run 1:
==> flow/design.v <==
module mult_unsigned #(
		parameter WIDTHA = 16,
		parameter WIDTHB = 24,
		parameter PIPELINE_DEPTH = 4
)
(
	input clk,rst,
	input [WIDTHA -1 :0] A,
	input [WIDTHB -1 :0] B,
	output [WIDTHA + WIDTHB - 1:0] result
);
reg [WIDTHA -1 :0] rA;
reg [WIDTHB -1 :0] rB;
reg [WIDTHA + WIDTHB - 1:0] M [PIPELINE_DEPTH-1:0];
integer i;
always @(posedge clk or posedge rst)
begin
	if (rst) begin
		rA <= 0;
		rB <= 0;
		for (i=0; i<PIPELINE_DEPTH; i=i+1)
		  M[i] <=0;
		end
	else
	begin
		rA <= A;
		rB <= B;
		M[0] <= rA * rB;
		for (i=0; i<PIPELINE_DEPTH-1; i=i+1)
			M[i+1] <= M[i];
	end
end
assign result = M[PIPELINE_DEPTH-1];
endmodule
Settings: LEC_CHECK=0, ABC_AREA=0, CAP_MARGIN=20, CELL_PAD_IN_SITES_GLOBAL_PLACEMENT=0, CORE_ASPECT_RATIO=0.66, CORE_MARGIN=5, CORE_UTILIZATION=33, CTS_CLUSTER_DIAMETER=374, CTS_CLUSTER_SIZE=66, HOLD_SLACK_MARGIN=0.15, MAX_ROUTING_LAYER=met4, MIN_ROUTING_LAYER=met1, PLACE_DENSITY_LB_ADDON=0.15, SETUP_SLACK_MARGIN=0.09, SLEW_MARGIN=5, TNS_END_PERCENT=80; clock period 6.13 ns.
run.sh (not shown) runs the stock make flow with config.mk's settings and CLKGATE_MAP_FILE=.
Run 1: full flow OK, the timing, design-rule and antenna checks passed
Relative to run 1, the following input files were edited for run 2:
- a deleted CORE_ASPECT_RATIO that had been 0.66
- a deleted PLACE_DENSITY_LB_ADDON that had been 0.15
- a deleted MIN_ROUTING_LAYER that had been met1
- a deleted TNS_END_PERCENT that had been 80
- a change of CORE_MARGIN from 5 to 2
- a deleted CTS_CLUSTER_DIAMETER that had been 374
- a deleted MAX_ROUTING_LAYER that had been met4
- a deleted CELL_PAD_IN_SITES_GLOBAL_PLACEMENT that had been 0
- a deleted CTS_CLUSTER_SIZE that had been 66
- a deleted ABC_AREA that had been 0
- a change of CORE_UTILIZATION from 33 to 40
- a change of SLEW_MARGIN from 5 to 20
- a deleted HOLD_SLACK_MARGIN that had been 0.15
- a deleted SETUP_SLACK_MARGIN that had been 0.09
- a change of the clock period (ns, I/O delays scaled along) from 6.13 to 8.0
Diff run 2..run 1 | chip area line of the yosys report | unchanged
Instance area at placement, run 2 and run 1: smaller value in run 2
Against run 1, run 2 reports a clock network area share that is higher.
Changes in run 3 relative to run 2:
- HOLD_SLACK_MARGIN now -0.07, previously not set
- CORE_UTILIZATION now 26, was 40
- CELL_PAD_IN_SITES_GLOBAL_PLACEMENT now 0, previously not set
- SLEW_MARGIN now 15, was 20
- CTS_CLUSTER_SIZE now 95, previously not set
- TNS_END_PERCENT now 20, previously not set
- PLACE_DENSITY now 0.43, previously not set
- CORE_ASPECT_RATIO now 0.5, previously not set
- CTS_CLUSTER_DIAMETER now 341, previously not set
Notes after the runs:
Total global routing track utilization (lower): run 3. The run showing the greater maximum frequency from static timing analysis is run 2. Against run 2, non-clock buffer count in run 3 rose by a few percent. Re count of fill cells added during filler insertion: run 3 is 2880 up on run 2. The number of clock buffer instances in the layout in run 3 was higher than what run 2 gave. Cell count: run 3 > run 2.
Input changes introduced in run 4 (baseline for comparison: run 3):
- clearing CORE_ASPECT_RATIO, which used to be 0.5
- swapping 0.43 for 0.79 in PLACE_DENSITY
- swapping 26 for 17 in CORE_UTILIZATION
- putting GPL_ROUTABILITY_DRIVEN at 0 where nothing was set
==> comparison <==
Delta(period utilization, run 4 - run 3) < 0. Run 4 vs run 3 — maximum frequency from static timing analysis climbed slightly. Against run 3, number of filler instances in the final layout in run 4 rose by more than half. Diff run 3 -> run 4 | worst hold slack | decrease of 0.0040 ns. In the flow results for run 4 and run 3, the global router's overall resource usage is smaller on run 4. Run 3 -> run 4: final sequential cell count delta 0, exact match. In the metrics for run 4 and run 3, the one carrying the higher number of tapcells is run 4.

========
RTL: the design.v shown in full above, as it stands there.
==> flow/config.mk <==
export PLATFORM = sky130hd
export DESIGN_NAME = mult_unsigned
export DESIGN_NICKNAME = mult_unsigned
export VERILOG_FILES = /design/flow/design.v
export SDC_FILE = /design/flow/constraint.sdc
export NUM_CORES = 4
export LEC_CHECK = 0
export CAP_MARGIN = 20
export CELL_PAD_IN_SITES_GLOBAL_PLACEMENT = 0
export CORE_MARGIN = 2
export CORE_UTILIZATION = 56
export CTS_CLUSTER_SIZE = 96
export HOLD_SLACK_MARGIN = 0.21
export MIN_ROUTING_LAYER = met1
export SLEW_MARGIN = 10
export TNS_END_PERCENT = 50
==> flow/constraint.sdc <==
create_clock -name core_clock -period 5.65 [get_ports {clk}]
set_input_delay 1.1300 -clock core_clock [delete_from_list [all_inputs] [get_ports {clk}]]
set_output_delay 1.1300 -clock core_clock [all_outputs]
set_load 0.01 [all_outputs]
The baseline completed and failed the layout checks on setup timing.
Change:
CELL_PAD_IN_SITES_GLOBAL_PLACEMENT = unset   (was 0)
CORE_UTILIZATION = 24   (was 56)
CTS_CLUSTER_SIZE = unset   (was 96)
HOLD_SLACK_MARGIN = unset   (was 0.21)
MIN_ROUTING_LAYER = unset   (was met1)
SLEW_MARGIN = 20   (was 10)
TNS_END_PERCENT = unset   (was 50)
clock period = 6.61 ns   (was 5.65 ns; I/O delays follow)
Outcome:
- Now the flow went through all stages and came out clean
- cell count came out higher by 17%
- routed wire length is lower by 2.1%
- fmax shrinks by about 7%
Change:
ABC_AREA = 1   (was unset)
CORE_UTILIZATION = 72   (was 24)
TNS_END_PERCENT = 100   (was unset)
clock period = 5.59 ns   (was 6.61 ns; I/O delays follow)
The changed run completed without violations.
Cell area climbs by a few percent.
Maximum frequency climbs by about a fifth.
Worst setup slack loses 0.23 ns.
Utilization climbs by 57 points.
Non-clock buffer count climbs by 84.
Register-to-register slack loses 0.23 ns.
Change:
PLACE_DENSITY = 0.78   (was unset)
TNS_END_PERCENT = unset   (was 100)
clock period = 5.44 ns   (was 5.59 ns; I/O delays follow)
Outcome: The new run finished but failed the layout checks on setup timing; wire length is higher by a little under a tenth; via count came out higher by a few percent; design area is higher by a few percent.
Change:
SETUP_SLACK_MARGIN = 1.28   (was unset)
clock period = 4.41 ns   (was 5.44 ns; I/O delays follow)
Result:
- The changed run ended with an error in global routing (5_1_grt) with GRT-0232
- area after synthesis does not change
- die area is unchanged
- synthesized cell count does not change

========
// mult_unsigned: RTL as listed in full above, without the edits since
Settings: LEC_CHECK=0, ABC_AREA=1, CAP_MARGIN=20, CORE_MARGIN=2, CORE_UTILIZATION=72, PLACE_DENSITY_LB_ADDON=0.28, SLEW_MARGIN=20; clock period 5.33 ns.
The first run produced a layout that fails on negative setup slack.
Next try:
PLACE_DENSITY = 0.78   (was unset)
PLACE_DENSITY_LB_ADDON = unset   (was 0.28)
SETUP_SLACK_MARGIN = -0.46   (was unset)
clock period = 4.73 ns   (was 5.33 ns; I/O delays follow)
Outcome: This time the run failed in global routing. Die size is unchanged. Synthesized area is unchanged. Synthesized cell count does not change.

========
Setup of yarrow:
Starts from the design.v that is shown in full above.
Settings: LEC_CHECK=0, CAP_MARGIN=20, CORE_MARGIN=2, CORE_UTILIZATION=64, SLEW_MARGIN=20; clock period 4.33 ns.
The final report for yarrow shows a completed flow and a layout that fails verification, specifically negative setup slack.
Changes in fjord relative to yarrow:
Settings: CTS_CLUSTER_DIAMETER: unset -> 400; ABC_AREA: unset -> 1; CORE_UTILIZATION: 64 -> 65; the clock period (ns, I/O delays scaled along): 4.33 -> 4.42.
--- outcome ---
To summarise fjord: no stage aborted, but the layout did not pass its checks, failing on negative setup slack. fjord has number of buffer and inverter stages on the critical path below what yarrow had. Relative to yarrow, worst setup slack has gone up in fjord. Of the two values seen for top routing layer in use, met4 was produced by yarrow and met5 by fjord. Diff yarrow -> fjord | hold slack | increase of 0.0082 ns. Looking at area added between synthesis and finish, fjord sits 0.98 points below yarrow. Utilization yarrow -> fjord: up. For post-synthesis instance area, dividing the value from fjord by the value from yarrow gives 1.05. Compared to yarrow, fjord has via count normalized by instance count 3.7% lower. | initial core utilization | higher: fjord |.
Changes in onyx relative to fjord:
Settings: setting CTS_CLUSTER_SIZE to 100 for the first time; setting SETUP_SLACK_MARGIN to -0.44 for the first time; changing CTS_CLUSTER_DIAMETER from 400 to 93; changing CORE_UTILIZATION from 65 to 72; setting CORE_ASPECT_RATIO to 0.59 for the first time.
On onyx: vertical die dimension is about 26% lower than what fjord gave.
Summary of onyx over fjord: die size lower, share of flip-flops with an asynchronous set or reset level.
The flow ran to completion for all of fjord and onyx but onyx, which stopped partway.
| fjord | all stages done | FAIL | negative setup slack |
onyx never completed, since it errored out during global routing.
[inputs] sierra vs onyx
Settings: clearing CTS_CLUSTER_DIAMETER, which used to be 93; putting PLACE_DENSITY at 0.36 where nothing was set; clearing CORE_ASPECT_RATIO, which used to be 0.59; swapping 100 for 74 in CTS_CLUSTER_SIZE; clearing SETUP_SLACK_MARGIN, which used to be -0.44; swapping 4.42 for 5.44 in the clock period (ns, I/O delays scaled along).
### Flow results
The flow completed for sierra, but it is not clean: the layout still shows negative setup slack. In the metrics for onyx and sierra, the one carrying the lower y dimension of the die is onyx. Between onyx and sierra, the number of placed instances with taps included is higher for onyx. Routability-driven placement congestion ratio went down by a few percent going from onyx to sierra. sierra vs onyx — horizontal die dimension dropped about 23%. From sierra to onyx, yosys-reported design area after synthesis did not move at all. Of sierra and onyx, it is sierra that has the lower post-CTS resize count. When the final numbers for onyx and sierra were put side by side, the cell row count turned out to be greater in sierra. Diff onyx -> sierra: post-CTS repair timing setup buffer count went down; post-synthesis cell count from yosys did not really move. On core box area, the lower figure sits with onyx, not sierra. | die area | onyx vs sierra | ≈ equal |.

========
RTL: the design.v shown in full above, as it stands there.
export LEC_CHECK = 0
export CAP_MARGIN = 20
export CELL_PAD_IN_SITES_GLOBAL_PLACEMENT = 0
export CORE_MARGIN = 10
export CORE_UTILIZATION = 59
export CTS_CLUSTER_SIZE = 96
export HOLD_SLACK_MARGIN = 0.21
export MIN_ROUTING_LAYER = met2
export PLACE_DENSITY = 0.67
export SETUP_SLACK_MARGIN = 0.09
export SLEW_MARGIN = 10
export TNS_END_PERCENT = 50
create_clock -name core_clock -period 11.8 [get_ports {clk}]
==> next run, changes <==
CAP_MARGIN = 0   (was 20)
CORE_MARGIN = 4   (was 10)
CORE_UTILIZATION = 25   (was 59)
CTS_CLUSTER_DIAMETER = 160   (was not set)
CTS_CLUSTER_SIZE = 100   (was 96)
MIN_ROUTING_LAYER = met1   (was met2)
PLACE_DENSITY = 0.81   (was 0.67)
SETUP_SLACK_MARGIN = -0.56   (was 0.09)
TNS_END_PERCENT = 20   (was 50)
After rerunning:
- clock skew barely changes
- via count decreases by 24%
- utilization decreases by 36 points
- area after synthesis does not change
- fmax climbs by 3.6%
==> next run, changes <==
CAP_MARGIN = 20   (was 0)
CORE_MARGIN = 10   (was 4)
CORE_UTILIZATION = 56   (was 25)
HOLD_SLACK_MARGIN = 0.26   (was 0.21)
PLACE_DENSITY = not set   (was 0.81)
PLACE_DENSITY_LB_ADDON = 0.3   (was not set)
SETUP_SLACK_MARGIN = 0.09   (was -0.56)
Worst setup slack gains 26 ps.
Via count fell slightly.
Core utilization is higher by 34 points.
Hold slack got worse by 5.4 ps.
Design area went down by a few percent.
Die area decreases by well over a third.
Register-to-register slack gets better by 30 ps.
==> next run, changes <==
ABC_AREA = 1   (was not set)
CORE_MARGIN = 2   (was 10)
CORE_UTILIZATION = 72   (was 56)
CTS_CLUSTER_DIAMETER = not set   (was 160)
CTS_CLUSTER_SIZE = 96   (was 100)
HOLD_SLACK_MARGIN = 0.21   (was 0.26)
PLACE_DENSITY = 0.67   (was not set)
PLACE_DENSITY_LB_ADDON = not set   (was 0.3)
TNS_END_PERCENT = 50   (was 20)
clock period = 5.79 ns   (was 11.8 ns; I/O delays follow)
- via count increases by 22%
- utilization climbs by 20 points
- design area came out higher by 8.3%
==> next run, changes <==
CORE_ASPECT_RATIO = 0.66   (was not set)
CORE_MARGIN = 5   (was 2)
CORE_UTILIZATION = 59   (was 72)
CTS_CLUSTER_DIAMETER = 374   (was not set)
HOLD_SLACK_MARGIN = 0.15   (was 0.21)
MAX_ROUTING_LAYER = met4   (was not set)
TNS_END_PERCENT = 95   (was 50)
clock period = 11.8 ns   (was 5.79 ns; I/O delays follow)
=>
- synthesized cell count does not change
- setup slack improves by 5500 ps
- critical path depth drops by 4
- maximum frequency drops by 8.7%
- design area drops by 3.4%
==> next run, changes <==
ABC_AREA = not set   (was 1)
CORE_ASPECT_RATIO = not set   (was 0.66)
CORE_MARGIN = 10   (was 5)
CTS_CLUSTER_DIAMETER = 160   (was 374)
CTS_CLUSTER_SIZE = 100   (was 96)
HOLD_SLACK_MARGIN = 0.21   (was 0.15)
MAX_ROUTING_LAYER = not set   (was met4)
PLACE_DENSITY = 0.81   (was 0.67)
TNS_END_PERCENT = 20   (was 95)
Result: Maximum frequency went down by 7.0%; clock skew stays flat; final area went down by 4.4%; first-iteration DRC count went down by 31%; final cell count went down by 17%.

========
Starts from the design.v that is shown in full above.
==> flow/config.mk <==
export PLATFORM = sky130hd
export DESIGN_NAME = mult_unsigned
export DESIGN_NICKNAME = mult_unsigned
export VERILOG_FILES = /design/flow/design.v
export SDC_FILE = /design/flow/constraint.sdc
export NUM_CORES = 4
export LEC_CHECK = 0
export ABC_AREA = 1
export CAP_MARGIN = 20
export CORE_MARGIN = 2
export CORE_UTILIZATION = 72
export MAX_ROUTING_LAYER = met4
export SETUP_SLACK_MARGIN = 1.24
export SLEW_MARGIN = 20
==> flow/constraint.sdc <==
create_clock -name core_clock -period 4.33 [get_ports {clk}]
set_input_delay 0.8660 -clock core_clock [delete_from_list [all_inputs] [get_ports {clk}]]
set_output_delay 0.8660 -clock core_clock [all_outputs]
set_load 0.01 [all_outputs]
The first run failed in global routing (5_1_grt).
Edit:
ABC_AREA = unset   (was 1)
CORE_UTILIZATION = 64   (was 72)
MAX_ROUTING_LAYER = unset   (was met4)
SETUP_SLACK_MARGIN = unset   (was 1.24)
clock period = 5.33 ns   (was 4.33 ns; I/O delays follow)
After rerunning: The new run finished with setup timing left. Area after synthesis shrinks by 4.8%. Synthesized cell count shrinks by 21%. Die size grows by 6.9%.
Edit:
CORE_UTILIZATION = 40   (was 64)
clock period = 6.61 ns   (was 5.33 ns; I/O delays follow)
Result: The new run completed with no timing, DRC or antenna violations; synthesized area does not change; utilization decreases by 35 points; maximum frequency fell by about 8%; die size goes up by 58%; hold slack gains 0.0045 ns; worst setup slack gains 0.75 ns; synthesized cell count stays the same; clock-buffer cell count climbs by 1; critical path depth fell by 4.
Edit:
ABC_AREA = 1   (was unset)
CORE_UTILIZATION = 72   (was 40)
MAX_ROUTING_LAYER = met4   (was unset)
clock period = 4.33 ns   (was 6.61 ns; I/O delays follow)
With this change the flow stopped in global routing (5_1_grt) on GRT-0232. Synthesized area rises by 5.1%. Die size falls by 41%. Synthesized cell count rises by 26%.
Edit:
CTS_CLUSTER_SIZE = 39   (was unset)
MAX_ROUTING_LAYER = unset   (was met4)
PLACE_DENSITY_LB_ADDON = 0.28   (was unset)
clock period = 4.85 ns   (was 4.33 ns; I/O delays follow)
- The changed run failed in global routing (5_1_grt)
- die size stays the same
- area after synthesis does not change
- synthesized cell count is unchanged
Edit:
ABC_AREA = unset   (was 1)
CTS_CLUSTER_SIZE = unset   (was 39)
MAX_ROUTING_LAYER = met4   (was unset)
PLACE_DENSITY_LB_ADDON = unset   (was 0.28)
clock period = 7.4 ns   (was 4.85 ns; I/O delays follow)
=> Now the flow completed with no timing, DRC or antenna violations. Area after synthesis goes down by a few percent. Synthesized cell count falls by about a fifth. Die size decreases by a few percent.
